## convolution
module convolution(clk, reset, start, x, y, z, done, mem_rd_adr, mem_rd_data, out_we, out_adr, out_data);
    parameter NUM_FILTERS = 4;
    input clk, reset, start;
    output [7:0] mem_rd_adr;
    input [31:0] mem_rd_data;
    output out_we;
    output [7:0] out_adr;
    output [32*NUM_FILTERS-1:0] out_data;
    input [7:0] x, y, z;
    output done;
    wire rst, rst_acc, mem_en, cntr16_img_en, cntr_filters_en, cntr4_filter_en, adr_sel, filter_wr_en, rst_res_reg;
    wire img_wr_en, row_cntr_en, col_cntr_en, cntr43_en, cntr16_en, img_slice_en, acc_en, cntr_reg4_en, res_buffer_en;
    wire cntr13_en, inc_en, inc_ld, wr_file;
    wire [1:0] mem_offset_sel;
    wire co_cntr16_img, co_cntr4_filter, co_cntr_filters, co_cntr43, co_row_cntr, co_col_cntr, co_cntr16, co_cntr_reg4, co_cntr13;
    wire [7:0] cntr43_res;
    datapath #(NUM_FILTERS) dp(clk, rst, x, y, z, rst_acc, rst_res_reg, mem_en, cntr16_img_en, cntr_filters_en, cntr4_filter_en, filter_wr_en, img_wr_en, cntr43_en, row_cntr_en,
          col_cntr_en, cntr16_en, img_slice_en, acc_en, cntr_reg4_en, res_buffer_en, cntr13_en,
          inc_en, inc_ld, wr_file, adr_sel, mem_offset_sel, co_cntr16_img,
          co_cntr4_filter, co_cntr_filters, co_cntr43, co_row_cntr, co_col_cntr, co_cntr16, co_cntr_reg4, co_cntr13, cntr43_res,
          mem_rd_adr, mem_rd_data, out_we, out_adr, out_data);
    controller cu(clk, reset, start, co_cntr16_img, co_cntr4_filter, co_cntr_filters, co_cntr43, co_row_cntr, co_col_cntr,
                 co_cntr16, co_cntr_reg4, co_cntr13, cntr43_res,
                 rst, rst_acc, rst_res_reg, mem_en, cntr16_img_en, cntr_filters_en, cntr4_filter_en, wr_file, adr_sel, mem_offset_sel, filter_wr_en,
                 img_wr_en, row_cntr_en, col_cntr_en, cntr43_en, cntr16_en, img_slice_en, acc_en, cntr_reg4_en, res_buffer_en,
                 cntr13_en, inc_en, inc_ld, done);
endmodule
Size: ~210 I/O pins.
make LEC_CHECK=0 CAP_MARGIN=20 CORE_MARGIN=2 CORE_UTILIZATION=70 CTS_CLUSTER_SIZE=77 HOLD_SLACK_MARGIN=0.27 PLACE_DENSITY_LB_ADDON=0.0 SETUP_SLACK_MARGIN=1.33 SLEW_MARGIN=20 TNS_END_PERCENT=5 finish   # period 4.64 ns
run.sh (not shown) runs the stock make flow with config.mk's settings and CLKGATE_MAP_FILE=.
The first run finished but failed the layout checks on setup timing.
Then changed:
Settings changed: ABC_AREA from default to 1, CORE_MARGIN 2 to 7, CORE_UTILIZATION 70 to 40, CTS_CLUSTER_SIZE 77 to default, GPL_TIMING_DRIVEN from default to 0, HOLD_SLACK_MARGIN 0.27 to default, PLACE_DENSITY from default to 0.85, PLACE_DENSITY_LB_ADDON 0.0 to default, SETUP_SLACK_MARGIN 1.33 to default, TNS_END_PERCENT 5 to default.
Clock period 4.64 ns to 8.6 ns, I/O delays scaled along.
=> With this change the flow finished with timing, DRC and antenna clean. Worst hold slack is worse by 35 ps. Sequential power goes down by 46%. Global-route usage climbs by 4.7 points. Die area grows by 84%. Total power is lower by 42%. Design area rises by 3.8%. Setup slack improved by 2900 ps.

Starting RTL as in the previous note.
make LEC_CHECK=0 CAP_MARGIN=20 CORE_MARGIN=2 CORE_UTILIZATION=59 SLEW_MARGIN=20 finish   # period 4.62 ns
The starting point finished but failed the layout checks on setup timing.
Next try:
ABC_AREA = 1   (was unset)
CORE_UTILIZATION = 63   (was 59)
CTS_CLUSTER_SIZE = 97   (was unset)
clock period = 4.59 ns   (was 4.62 ns; I/O delays follow)
Effect: The new run reached the layout checks and failed them: setup timing; first-iteration DRC count went up by well over a third; global-route usage rose by 7.2 points; setup slack is better by 530 ps; cell count is higher by well over a third; total power is higher by a few percent; synthesized area went up slightly.

## v45
Starting RTL as in the previous note.
clock: 5.26 ns
lec_check: 0
abc_area: 1
cap_margin: 20
core_margin: 2
core_utilization: 72
cts_cluster_size: 63
hold_slack_margin: 0.27
place_density_lb_addon: 0.27
slew_margin: 20
v45: flow complete, layout not clean; failing: negative setup slack
Modified inputs, v59 compared to v45
Settings: putting SETUP_SLACK_MARGIN at 1.89 where nothing was set; clearing HOLD_SLACK_MARGIN, which used to be 0.27; clearing ABC_AREA, which used to be 1; swapping 0.27 for 0.01 in PLACE_DENSITY_LB_ADDON; swapping 63 for 31 in CTS_CLUSTER_SIZE; swapping 5.26 for 6.71 in the clock period (ns, I/O delays scaled along).
Findings:
In the flow results for v59 and v45, the clock period minus final worst setup slack is larger on v45. v59 -> stages 100% | layout checks FAIL | negative setup slack. Cmp v59 and v45 / sequential group share of total power / lower: v45. Compared with v45, in v59 power drawn by the clock network decreased by about 22% relative to the old numbers, clock buffer count higher, worst hold slack rose by 0.034 ns. Share of cell area taken by flip-flops and latches in v59 is 0.69 points above v45. Between v59 and v45, the non-clock buffer share of cell area is higher for v45. Measured against v59, the logic depth of the worst setup path including buffers of v45 comes out at 1.19 times the reference value. Number of standard-cell rows in the floorplan (v59 vs. v45) decreases slightly. Sort v59 and v45 by initial cell density of the core desc -> top: v59.
Setup changes, v59 to v29
Settings: CORE_UTILIZATION: 72 -> 60; SETUP_SLACK_MARGIN: 1.89 -> unset; CTS_CLUSTER_SIZE: 31 -> unset; PLACE_DENSITY_LB_ADDON: 0.01 -> unset; the clock period (ns, I/O delays scaled along): 6.71 -> 8.26.
Notes after the runs:
- v59 → v29: switching share of total power decreased 1.0 points; total number of cells along the worst setup path increased 1.
- For v29, the critical path endpoint was dp.gen_filters[3].pe.mac1.acc.out[10]$_SDFFE_PP0P_, unlike v59, where it was dp.gen_filters[3].pe.mac1.acc.out[9]$_SDFFE_PP0P_.
- v29: done, clean on timing, DRC and antenna
- Wire length improves in v29 relative to v59.
- CTS buffer count (v29 over v59): increase, about 5%
Setup changes, v29 to v19
Settings: CORE_UTILIZATION: 60 -> 70; CTS_CLUSTER_SIZE: unset -> 37; PLACE_DENSITY_LB_ADDON: unset -> 0.0; the clock period (ns, I/O delays scaled along): 8.26 -> 4.62.
Results
- Footprint of the multi-input gates: v19 higher than v29
- Compared with v29, in v19 sequential share of power rose 0.6 points, shortest period the worst path allows lower, depth of the critical timing path with buffers and inverters included now larger.
- In v19 the wire length turned out 31000 um higher than in v29.
- Async set-or-reset flop fraction in the synthesized netlist: v29 vs v19 identical
- The standard cells in v19 occupy more silicon area than those in v29 do.
- Taking v29 as the reference point, the overall power of v19 rises by 77%.
- Layout checks on v19: not met. Flow itself completed; violations: negative setup slack.
- The lower routed length on met2 of v19 and v29 is in v29.
> inputs changed (v19 -> v4)
Settings: removing PLACE_DENSITY_LB_ADDON (formerly 0.0); changing CORE_UTILIZATION from 70 to 72; changing CTS_CLUSTER_SIZE from 37 to 99; changing the clock period (ns, I/O delays scaled along) from 4.62 to 6.33.
v4 ran in full, but the layout does not pass; the checks complain about negative setup slack.
Per the comparison of v4 with v19, final cell area excluding filler cells about even, design internal power lost 0.0054 W, clock tree buffer count of the final layout has decreased, combinational share of power comparable, setup slack went up 1.68 ns.
Delta (v4 minus v19): die height went down 4.6 um, met1 capacity usage during global routing went up 2.3 points, final critical delay including setup and external delays went up by 0.029 ns.
Of the two candidates, v19 has the worse hold slack and v4 the better one.
Power is estimated from default activity; no workload was simulated.
